==> v20: inputs <==
## uart_top
module uart_top (
	input 		clk,    
	input 		rst_n,
	input 		uart_rx,
	output		uart_tx
);
==> flow/config.mk <==
export PLATFORM = sky130hd
export DESIGN_NAME = uart_top
export DESIGN_NICKNAME = uart_top
export VERILOG_FILES = /design/flow/design.v
export SDC_FILE = /design/flow/constraint.sdc
export NUM_CORES = 4
export LEC_CHECK = 0
export CAP_MARGIN = 20
export CELL_PAD_IN_SITES_DETAIL_PLACEMENT = 0
export CORE_ASPECT_RATIO = 0.91
export CORE_MARGIN = 2
export CORE_UTILIZATION = 72
export CTS_CLUSTER_DIAMETER = 198
export CTS_CLUSTER_SIZE = 20
export GPL_ROUTABILITY_DRIVEN = 0
export PLACE_DENSITY = 0.39
export SETUP_SLACK_MARGIN = 0.93
export SLEW_MARGIN = 10
export TNS_END_PERCENT = 80
==> flow/constraint.sdc <==
create_clock -name core_clock -period 3.12 [get_ports {clk}]
set_input_delay 0.6240 -clock core_clock [delete_from_list [all_inputs] [get_ports {clk}]]
set_output_delay 0.6240 -clock core_clock [all_outputs]
set_load 0.01 [all_outputs]
run.sh (not shown) runs the stock make flow with config.mk's settings and CLKGATE_MAP_FILE=.
==> v14: changes against v20 <==
CELL_PAD_IN_SITES_DETAIL_PLACEMENT = not set   (was 0)
CORE_ASPECT_RATIO = not set   (was 0.91)
CTS_CLUSTER_DIAMETER = 104   (was 198)
CTS_CLUSTER_SIZE = 14   (was 20)
GPL_ROUTABILITY_DRIVEN = not set   (was 0)
HOLD_SLACK_MARGIN = 0.26   (was not set)
PLACE_DENSITY = not set   (was 0.39)
PLACE_DENSITY_LB_ADDON = 0.15   (was not set)
SLEW_MARGIN = 20   (was 10)
TNS_END_PERCENT = not set   (was 80)
==> summary.rpt <==
==== FLOW RESULTS ====
----------------------------------------------------
[Outcome]
  Status ........................ no timing/DRC/antenna violations

[Worst setup path]
  CP Cell Sequence ........................ ha_1, or4b_1, or4_4, mux2i_1, and3_4
  Required @ worst endpoint ........................ 3200 ps
  Crit. path cell count ........................ 5

[Global route]
  Overall Global Routing Usage ........................ 25.14%

[Placement]
  Area after DPL ........................ 5578 um^2

[Flow run]
  Number of warnings in the stage logs ........................ 39

[Drt]
  Number of DRC markers in iteration 0 ........................ around 280

[Power]
  Part of the power in registers ........................ 54.2%

[Floorplan]
  Placeable core region ........................ 7331 um^2
  Full die area ........................ 8338 um^2

----------------------------------------------------
That was v14.
==> summary.rpt <==
==== FLOW RESULTS ====
----------------------------------------------------
[Outcome]
  Status ........................ no timing/DRC/antenna violations

[Global route]
  Overall Global Routing Usage ........................ between 20% and 30%

[Power]
  Psw ........................ 0.0009931 W
  Share of total power in combinational logic ........................ 21.6%
  Part of the power in registers ........................ 54.3%

[Worst setup path]
  Required @ worst endpoint ........................ 3210 ps
  CP Cell Sequence ........................ inv_2, ha_4, or4b_4, or4_4, mux2i_1, and3_4

[Floorplan]
  Full die area ........................ ~8300 um^2
  Placeable core region ........................ 7432 um^2

[Placement]
  Worst slack at placement ........................ 656.1 ps
  Placed cell count ........................ about 680

[Layout]
  Area occupied by registers ........................ ~2500 um^2
  Cell type taking the most area ........................ logic gates

[Clock tree]
  Post-CTS Setup Repair Bufs ........................ 0
  Cells resized by post-CTS repair ........................ 7

[Flow run]
  Number of warnings in the stage logs ........................ around 42

[Logic synthesis]
  Most frequent cells after synthesis ........................ dfxtp_1, nor2_1, nand2_1, xor2_1, nand3_1

[Worst hold path]
  Hold Path Class ........................ reg2reg

[Drt]
  Number of DRC markers in iteration 0 ........................ approximately 230

----------------------------------------------------
That was v20.

========
==> run a <==
uart_top again, from the RTL that the note above started with.
export LEC_CHECK = 0
export CAP_MARGIN = 20
export CELL_PAD_IN_SITES_DETAIL_PLACEMENT = 0
export CORE_ASPECT_RATIO = 1.18
export CORE_MARGIN = 2
export CORE_UTILIZATION = 63
export CTS_CLUSTER_DIAMETER = 130
export CTS_CLUSTER_SIZE = 40
export GPL_ROUTABILITY_DRIVEN = 0
export PLACE_DENSITY_LB_ADDON = 0.06
export SETUP_SLACK_MARGIN = 0.27
export SLEW_MARGIN = 10
export TNS_END_PERCENT = 20
create_clock -name core_clock -period 6.52 [get_ports {clk}]
==> run b (differences from run a) <==
Settings changed: ABC_AREA set to 1, CORE_ASPECT_RATIO 1.18 to 0.5, CORE_UTILIZATION 63 to 62, CTS_CLUSTER_DIAMETER 130 to 320, CTS_CLUSTER_SIZE 40 to 88, GPL_ROUTABILITY_DRIVEN 0 to unset, PLACE_DENSITY set to 0.37, PLACE_DENSITY_LB_ADDON 0.06 to unset, TNS_END_PERCENT 20 to 80.
==> flow/constraint.sdc (replaced) <==
create_clock -name core_clock -period 5.91 [get_ports {clk}]
set_input_delay 1.1820 -clock core_clock [delete_from_list [all_inputs] [get_ports {clk}]]
set_output_delay 1.1820 -clock core_clock [all_outputs]
set_load 0.01 [all_outputs]
==> run c (differences from run a) <==
Settings changed: CELL_PAD_IN_SITES_DETAIL_PLACEMENT 0 to unset, CORE_ASPECT_RATIO 1.18 to unset, CORE_UTILIZATION 63 to 60, CTS_CLUSTER_DIAMETER 130 to unset, CTS_CLUSTER_SIZE 40 to unset, GPL_ROUTABILITY_DRIVEN 0 to unset, PLACE_DENSITY_LB_ADDON 0.06 to unset, SETUP_SLACK_MARGIN 0.27 to unset, SLEW_MARGIN 10 to 20, TNS_END_PERCENT 20 to unset.
==> flow/constraint.sdc (replaced) <==
create_clock -name core_clock -period 11.4 [get_ports {clk}]
set_input_delay 2.2800 -clock core_clock [delete_from_list [all_inputs] [get_ports {clk}]]
set_output_delay 2.2800 -clock core_clock [all_outputs]
set_load 0.01 [all_outputs]
==> reports/qor.yml <==
status: "finished clean"
clkCellAreaFrac: 0.0314
ir_worst_vdd_v: 0.000140
dp_cells: 694
logic_area_mm2: 0.00281
cellPowerDensity_mw_per_mm2: 266
finalClockPeriodUsage: 0.426
The numbers above come from run a.

==> reports/qor.yml <==
dp_cells: 903
cellPowerDensity_mw_per_mm2: 313
status: "finished clean"
clkCellAreaFrac: 0.0455
logic_area_mm2: 0.00304
finalClockPeriodUsage: 0.605
startpoint: "rst_n"
ir_worst_vdd_v: 0.000158
The numbers above come from run b.

==> reports/qor.yml <==
status: "finished clean"
ir_worst_vdd_v: 0.0000896
finalClockPeriodUsage: 0.346
netlist.area_leader.share: 0.292
logic_area_mm2: 0.00281
dp_cells: 685
end_kind: "register"
r2r_cells: 8
clkCellAreaFrac: 0.0317
cellPowerDensity_mw_per_mm2: 152
The numbers above come from run c.

Power figures rest on the tool's default switching activity, not on a simulated workload.
